## figan_upconv
module figan_upconv #(
    parameter DATA_WIDTH = 16
)(
    input  wire clk,
    input  wire rst_n,
    input  wire valid_in,
    input  wire signed [DATA_WIDTH-1:0] data_in,
    output wire ready_out,
    output wire valid_out,
    output wire signed [DATA_WIDTH-1:0] data_out
);
export LEC_CHECK = 0
export CAP_MARGIN = 20
export CORE_MARGIN = 2
export CORE_UTILIZATION = 70
export CTS_CLUSTER_SIZE = 33
export SETUP_SLACK_MARGIN = 1.74
export SLEW_MARGIN = 20
create_clock -name core_clock -period 7.51 [get_ports {clk}]
run.sh (not shown) runs the stock make flow with config.mk's settings and CLKGATE_MAP_FILE=.
The baseline completed, yet does not pass: negative setup slack.
Change:
Settings changed: CORE_UTILIZATION 70 to 72, CTS_CLUSTER_SIZE 33 to unset, SETUP_SLACK_MARGIN 1.74 to 0.28.
Clock period 7.51 ns to 3.08 ns, I/O delays scaled along.
The changed run completed and failed the layout checks on negative setup slack; first-iteration DRC count went up by 47%; final area went up by 4.0%; wire length went up by 27%; final cell count went up by 1.9%; non-clock buffer count went up by 326; via count went up by 11%.
Change:
Settings changed: ABC_AREA set to 1, CAP_MARGIN 20 to 0, SETUP_SLACK_MARGIN 0.28 to 1.46.
Clock period 3.08 ns to 9.82 ns, I/O delays scaled along.
With this change the flow finished with timing, DRC and antenna clean. Power falls by 68%. Cell count falls by 6.0%. Die size rises by 2.3%. Non-clock buffer count falls by 1237. Worst setup slack improves by 8.0 ns. Design area falls by 5.7%. Clock power falls by 68%. Fmax rises by 14%. Register-to-register slack improves by 8.0 ns.
Change:
Settings changed: ABC_AREA 1 to unset, CAP_MARGIN 0 to 20, CORE_UTILIZATION 72 to 54, SETUP_SLACK_MARGIN 1.46 to unset.
Clock period 9.82 ns to 10.9 ns, I/O delays scaled along.
Outcome:
- synthesized cell count falls by 2.4%
- sequential share of layout area rises by 1.6 points
- wire length falls by about 8%
- hold slack got worse by 0.0096 ns
- die area rises by about 30%
- total power falls by about 7%
- setup slack got worse by 0.53 ns
- register-to-register slack got worse by 0.53 ns
- clock-buffer cell count rises by 15
- final cell count rises by 1.0%
Change:
Settings changed: CORE_UTILIZATION 54 to 40.
Outcome:
- The new run went through all stages and came out clean
- worst hold slack gets worse by 0.0056 ns
- synthesized cell count is unchanged
- cell count rose by 6.3%
- area after synthesis stays the same
Change:
Settings changed: CORE_UTILIZATION 40 to 68, CTS_CLUSTER_DIAMETER set to 247.
Clock period 10.9 ns to 10.2 ns, I/O delays scaled along.
What happened: Clock-buffer cell count fell by 8; area after synthesis stays the same; register-to-register slack gets worse by 0.37 ns; global-route usage rose by 12 points; cell area fell slightly; total power rose by a few percent; die area fell by well over a third; wire length barely changes; fmax rose by a few percent.

========
Starting RTL as in the previous note.
export LEC_CHECK = 0
export CAP_MARGIN = 20
export CORE_MARGIN = 7
export CORE_UTILIZATION = 59
export GPL_ROUTABILITY_DRIVEN = 1
export MAX_ROUTING_LAYER = met5
export PLACE_DENSITY = 0.78
export SLEW_MARGIN = 15
export TNS_END_PERCENT = 100
create_clock -name core_clock -period 8.49 [get_ports {clk}]
The baseline finished but failed the layout checks on negative setup slack.
==> next run, changes <==
Settings changed: ABC_AREA set to 1, CORE_MARGIN 7 to 2, CORE_UTILIZATION 59 to 70, CTS_CLUSTER_DIAMETER set to 250, GPL_ROUTABILITY_DRIVEN 1 to not set, MAX_ROUTING_LAYER met5 to not set, PLACE_DENSITY 0.78 to not set, PLACE_DENSITY_LB_ADDON set to 0.11, SETUP_SLACK_MARGIN set to 1.79, SLEW_MARGIN 15 to 20, TNS_END_PERCENT 100 to not set.
Clock period 8.49 ns to 6.05 ns, I/O delays scaled along.
Result: The changed run completed and failed the layout checks on negative setup slack. Die size shrinks by about 17%. Hold slack is better by 0.037 ns. Utilization came out higher by 15 points. Routed wire length rose by about 27%.
==> next run, changes <==
Settings changed: ABC_AREA 1 to not set, CORE_UTILIZATION 70 to 40, CTS_CLUSTER_DIAMETER 250 to not set, PLACE_DENSITY_LB_ADDON 0.11 to not set, SETUP_SLACK_MARGIN 1.79 to -0.34.
Clock period 6.05 ns to 10.9 ns, I/O delays scaled along.
=>
- The new run passed the timing, DRC and antenna checks
- setup slack improves by 3.3 ns
- final area came out lower by 9.2%
- power falls by 42%
- non-clock buffer count shrinks by 1344
- synthesized cell count is lower by 2.4%
- maximum frequency shrinks by 15%
- via count shrinks by 18%
- first-iteration DRC count decreases by 47%
- core utilization falls by 39 points
- wire length fell by 23%
- synthesized area shrinks by 2.3%
==> next run, changes <==
Settings changed: ABC_AREA set to 1, CORE_UTILIZATION 40 to 70, CTS_CLUSTER_SIZE set to 89, PLACE_DENSITY_LB_ADDON set to 0.11, SETUP_SLACK_MARGIN -0.34 to 2.2.
Clock period 10.9 ns to 7.61 ns, I/O delays scaled along.
Result: The changed run ran to the end with violations: negative setup slack; first-iteration DRC count climbs by about 60%; via count climbs by 19%; worst setup slack got worse by 1.8 ns; hold slack improved by 0.11 ns.
==> next run, changes <==
Settings changed: ABC_AREA 1 to not set, CORE_UTILIZATION 70 to 69, CTS_CLUSTER_SIZE 89 to not set, PLACE_DENSITY_LB_ADDON 0.11 to not set, SETUP_SLACK_MARGIN 2.2 to not set.
Clock period 7.61 ns to 8.17 ns, I/O delays scaled along.
=>
- The changed run produced a layout that fails on negative setup slack
- die size shrinks slightly
- non-clock buffer count decreases by 199
- via count falls by a little under a tenth
- flip-flop count stays the same

========
== v37 ==
Starting RTL as in the previous note.
make LEC_CHECK=0 ABC_AREA=1 CAP_MARGIN=0 CELL_PAD_IN_SITES_DETAIL_PLACEMENT=1 CELL_PAD_IN_SITES_GLOBAL_PLACEMENT=1 CORE_MARGIN=2 CORE_UTILIZATION=27 GPL_ROUTABILITY_DRIVEN=0 HOLD_SLACK_MARGIN=0.17 MIN_ROUTING_LAYER=met2 SETUP_SLACK_MARGIN=1.75 SLEW_MARGIN=20 finish   # period 13.0 ns
The inputs of v49 differ from those of v37 as listed below.
# v37
export LEC_CHECK = 0
export ABC_AREA = 1
export CAP_MARGIN = 0
export CELL_PAD_IN_SITES_DETAIL_PLACEMENT = 1
export CELL_PAD_IN_SITES_GLOBAL_PLACEMENT = 1
export CORE_MARGIN = 2
export CORE_UTILIZATION = 27
export GPL_ROUTABILITY_DRIVEN = 0
export HOLD_SLACK_MARGIN = 0.17
export MIN_ROUTING_LAYER = met2
export SETUP_SLACK_MARGIN = 1.75
export SLEW_MARGIN = 20
create_clock -name core_clock -period 13.0 [get_ports {clk}]
# v49
export LEC_CHECK = 0
export ABC_AREA = 1
export CAP_MARGIN = 0
export CORE_MARGIN = 2
export CORE_UTILIZATION = 72
export CTS_CLUSTER_SIZE = 95
export SETUP_SLACK_MARGIN = -0.33
export SLEW_MARGIN = 20
create_clock -name core_clock -period 6.03 [get_ports {clk}]
- To summarise v49: no stage aborted, but the layout did not pass its checks, failing on setup timing.
- Delta (v49 minus v37): number of antenna violations at the first check in global routing grew by 8, maximum number of pins on one net before global-route repair rose by about 20%.
- Number of ordinary and repair buffers in the finished layout in v49 is 1338 above v37.
- The higher wire length on met1 came out of v49.
- [diff] upper clock frequency limit, v49 relative to v37: improvement
- Via count of the first global-routing pass ended up 26% lower on v49 than on v37.
- Cmp v37 and v49 / clock skew / lower: v49
diff inputs: v49 => v56
# v49
export LEC_CHECK = 0
export ABC_AREA = 1
export CAP_MARGIN = 0
export CORE_MARGIN = 2
export CORE_UTILIZATION = 72
export CTS_CLUSTER_SIZE = 95
export SETUP_SLACK_MARGIN = -0.33
export SLEW_MARGIN = 20
create_clock -name core_clock -period 6.03 [get_ports {clk}]
# v56
export LEC_CHECK = 0
export CAP_MARGIN = 20
export CORE_MARGIN = 2
export CORE_UTILIZATION = 14
export SLEW_MARGIN = 20
create_clock -name core_clock -period 15.6 [get_ports {clk}]
Notes after the runs:
met4 as the uppermost signal routing layer after detailed routing was reported by v56, and met5 by v49.
Looking at post-route setup TNS, v56 sits 34.24 ns higher than v49 does.
Count of clock-buffer cells in the layout (v56 vs. v49) increases by more than 10%
v56: flow completed, timing, DRC and antenna clean
The sequential portion of the cell area of v56 is higher than that of v49.
diff inputs: v56 => v12
# v56
export LEC_CHECK = 0
export CAP_MARGIN = 20
export CORE_MARGIN = 2
export CORE_UTILIZATION = 14
export SLEW_MARGIN = 20
create_clock -name core_clock -period 15.6 [get_ports {clk}]
# v12
export LEC_CHECK = 0
export CAP_MARGIN = 20
export CORE_MARGIN = 2
export CORE_UTILIZATION = 70
export SETUP_SLACK_MARGIN = 1.0
export SLEW_MARGIN = 20
create_clock -name core_clock -period 8.97 [get_ports {clk}]
Notes after the runs:
Of v56 and v12, v12 shows the lower wire length the detailed router placed on met1, with v56 above it.
On buffering overhead, the higher figure sits with v12, not v56.
The slack of the worst reg-to-reg path in v12 was lower than what v56 gave.
From the logs: v12 reached the end of the flow and failed the layout checks with setup timing.
In the tables for v56 and v12, synthesis-to-layout area growth reads lower with v12.
Delta (v12 minus v56): wire length of the first global-routing pass picked up an extra about 4%; maximum net fanout on the critical path went down 1; number of vias per cell increased 2.1.
In the metrics for v56 and v12, the one carrying the higher post-route total power is v12.
When v12 is measured against v56, its die width turns out 55% lower.
Summary: with v56 as the reference, final area in v12 moved down by a few percent.

========
figan_upconv again, from the RTL that the note above started with.
export LEC_CHECK = 0
export CAP_MARGIN = 20
export CORE_MARGIN = 2
export CORE_UTILIZATION = 40
export SLEW_MARGIN = 20
create_clock -name core_clock -period 8.04 [get_ports {clk}]
The starting point finished but fails on negative setup slack.
Then changed:
ABC_AREA = 1   (was not set)
CORE_UTILIZATION = 72   (was 40)
SETUP_SLACK_MARGIN = 0.37   (was not set)
TNS_END_PERCENT = 5   (was not set)
clock period = 2.12 ns   (was 8.04 ns; I/O delays follow)
After rerunning:
- This time the run failed in global routing
- synthesized area increases by a few percent
- synthesized cell count increases by a few percent
- die size is lower by well over a third
Then changed:
CAP_MARGIN = 0   (was 20)
CTS_CLUSTER_SIZE = 13   (was not set)
SETUP_SLACK_MARGIN = -0.32   (was 0.37)
TNS_END_PERCENT = not set   (was 5)
clock period = 6.03 ns   (was 2.12 ns; I/O delays follow)
Now the flow finished but fails on negative setup slack. Synthesized cell count does not change. Area after synthesis does not change. Die size stays the same.

========
figan_upconv again, from the RTL that the note above started with.
==> flow/config.mk <==
export PLATFORM = sky130hd
export DESIGN_NAME = figan_upconv
export DESIGN_NICKNAME = figan_upconv
export VERILOG_FILES = /design/flow/design.v
export SDC_FILE = /design/flow/constraint.sdc
export NUM_CORES = 4
export LEC_CHECK = 0
export CAP_MARGIN = 15
export CORE_MARGIN = 2
export CORE_UTILIZATION = 72
export CTS_CLUSTER_SIZE = 20
export GPL_ROUTABILITY_DRIVEN = 0
export GPL_TIMING_DRIVEN = 1
export HOLD_SLACK_MARGIN = 0.3
export PLACE_DENSITY_LB_ADDON = 0.0
export SETUP_SLACK_MARGIN = 1.15
export SLEW_MARGIN = 20
export TNS_END_PERCENT = 65
==> flow/constraint.sdc <==
create_clock -name core_clock -period 8.98 [get_ports {clk}]
set_input_delay 1.7960 -clock core_clock [delete_from_list [all_inputs] [get_ports {clk}]]
set_output_delay 1.7960 -clock core_clock [all_outputs]
set_load 0.01 [all_outputs]
The first run completed and failed the layout checks on setup timing.
Edit:
- ABC_AREA: not set -> 0
- CTS_CLUSTER_SIZE: 20 -> 55
- HOLD_SLACK_MARGIN: 0.3 -> not set
- PLACE_DENSITY: not set -> 0.35
- PLACE_DENSITY_LB_ADDON: 0.0 -> not set
- SETUP_SLACK_MARGIN: 1.15 -> 1.81
- clock period: 8.98 -> 6.08 ns (I/O delays scaled with it)
Result:
- The new run finished but failed the layout checks on setup timing
- routed wire length is higher by 4.0%
- sequential power is higher by 48%
- critical path depth is higher by 1
- setup slack loses 2400 ps
- die area stays the same
- synthesized cell count stays the same
- sequential share of layout area is lower by 0.76 points

========
figan_upconv again, from the RTL that the note above started with.
export LEC_CHECK = 0
export CAP_MARGIN = 15
export CELL_PAD_IN_SITES_GLOBAL_PLACEMENT = 1
export CORE_MARGIN = 2
export CORE_UTILIZATION = 57
export CTS_CLUSTER_SIZE = 50
export GPL_ROUTABILITY_DRIVEN = 0
export GPL_TIMING_DRIVEN = 1
export SETUP_SLACK_MARGIN = 0.56
export SLEW_MARGIN = 20
export TNS_END_PERCENT = 10
create_clock -name core_clock -period 3.86 [get_ports {clk}]
The starting point finished with setup timing left.
Then changed:
CELL_PAD_IN_SITES_GLOBAL_PLACEMENT = unset   (was 1)
CORE_UTILIZATION = 36   (was 57)
CTS_CLUSTER_SIZE = 55   (was 50)
PLACE_DENSITY_LB_ADDON = 0.14   (was unset)
SETUP_SLACK_MARGIN = unset   (was 0.56)
clock period = 8.15 ns   (was 3.86 ns; I/O delays follow)
=> The changed run reached the layout checks and failed them: setup timing. Sequential cell count is unchanged. Power shrinks by 50%. Count of clock-buffer cells in the layout grows by 14. Sequential share of layout area grows by 0.12 points. Wire length hardly moves. First-iteration DRC count shrinks by 5.9%. Cell count grows by 7.9%. Global-route usage shrinks by 9.8 points. Final area shrinks by 0.37%.
Then changed:
ABC_AREA = 1   (was unset)
CORE_UTILIZATION = 72   (was 36)
PLACE_DENSITY = 0.35   (was unset)
PLACE_DENSITY_LB_ADDON = unset   (was 0.14)
SETUP_SLACK_MARGIN = 1.15   (was unset)
TNS_END_PERCENT = 65   (was 10)
clock period = 6.08 ns   (was 8.15 ns; I/O delays follow)
The new run completed and failed the layout checks on setup timing.
Synthesized area rises by a few percent.
Cell area rose by a few percent.
Worst setup slack degrades by 1300 ps.
Then changed:
ABC_AREA = unset   (was 1)
PLACE_DENSITY = unset   (was 0.35)
PLACE_DENSITY_LB_ADDON = 0.0   (was unset)
SETUP_SLACK_MARGIN = -0.59   (was 1.15)
clock period = 8.68 ns   (was 6.08 ns; I/O delays follow)
The new run produced a layout that fails on setup timing.
Critical path depth stays the same.
Worst hold slack is better by 31 ps.
Power drops by about 30%.
Via count drops by 8.0%.
Maximum frequency drops by 8.0%.
Global-route usage drops by 2.9 points.

========
Starting RTL as in the previous note.
clock: 8.15 ns
lec_check: 0
cap_margin: 15
core_margin: 9
core_utilization: 36
cts_cluster_diameter: 37
cts_cluster_size: 55
gpl_routability_driven: 0
gpl_timing_driven: 1
max_routing_layer: met5
min_routing_layer: met2
place_density_lb_addon: 0.11
setup_slack_margin: -0.22
slew_margin: 20
tns_end_percent: 10
The baseline ran to the end with violations: setup timing.
Edit:
Settings changed: CELL_PAD_IN_SITES_GLOBAL_PLACEMENT set to 1, CORE_MARGIN 9 to 2, CORE_UTILIZATION 36 to 57, CTS_CLUSTER_DIAMETER 37 to not set, CTS_CLUSTER_SIZE 55 to 14, MAX_ROUTING_LAYER met5 to not set, MIN_ROUTING_LAYER met2 to not set, PLACE_DENSITY_LB_ADDON 0.11 to not set, SETUP_SLACK_MARGIN -0.22 to 0.56.
Clock period 8.15 ns to 3.75 ns, I/O delays scaled along.
What happened: The new run produced a layout that fails on setup timing; synthesized cell count does not change; cell count fell by 8.9%; flip-flop count stays the same; total power rose by 58%; routed wire length fell by 4.9%; critical path depth fell by 1; worst setup slack is worse by 4.2 ns; hold slack is worse by 0.0037 ns; count of clock-buffer cells in the layout fell by 147.
Edit:
Settings changed: CELL_PAD_IN_SITES_GLOBAL_PLACEMENT 1 to 0, CORE_UTILIZATION 57 to 62, CTS_CLUSTER_SIZE 14 to 50, HOLD_SLACK_MARGIN set to -0.1, MAX_ROUTING_LAYER set to met4, TNS_END_PERCENT 10 to 5.
Clock period 3.75 ns to 3.86 ns, I/O delays scaled along.
Effect:
- The new run ran to the end with violations: setup timing
- final area is about the same
- total power drops by about 1.5%
- fmax decreases by 0.66%
- final cell count is lower by about 1.2%
- routed wire length hardly moves
- sequential power decreases by about 3%
- non-clock buffer count goes down by 22
- first-iteration DRC count climbs by about 5%
- register-to-register slack is better by 0.04 ns
No activity file was given, so power comes from the tool's default toggle rates.
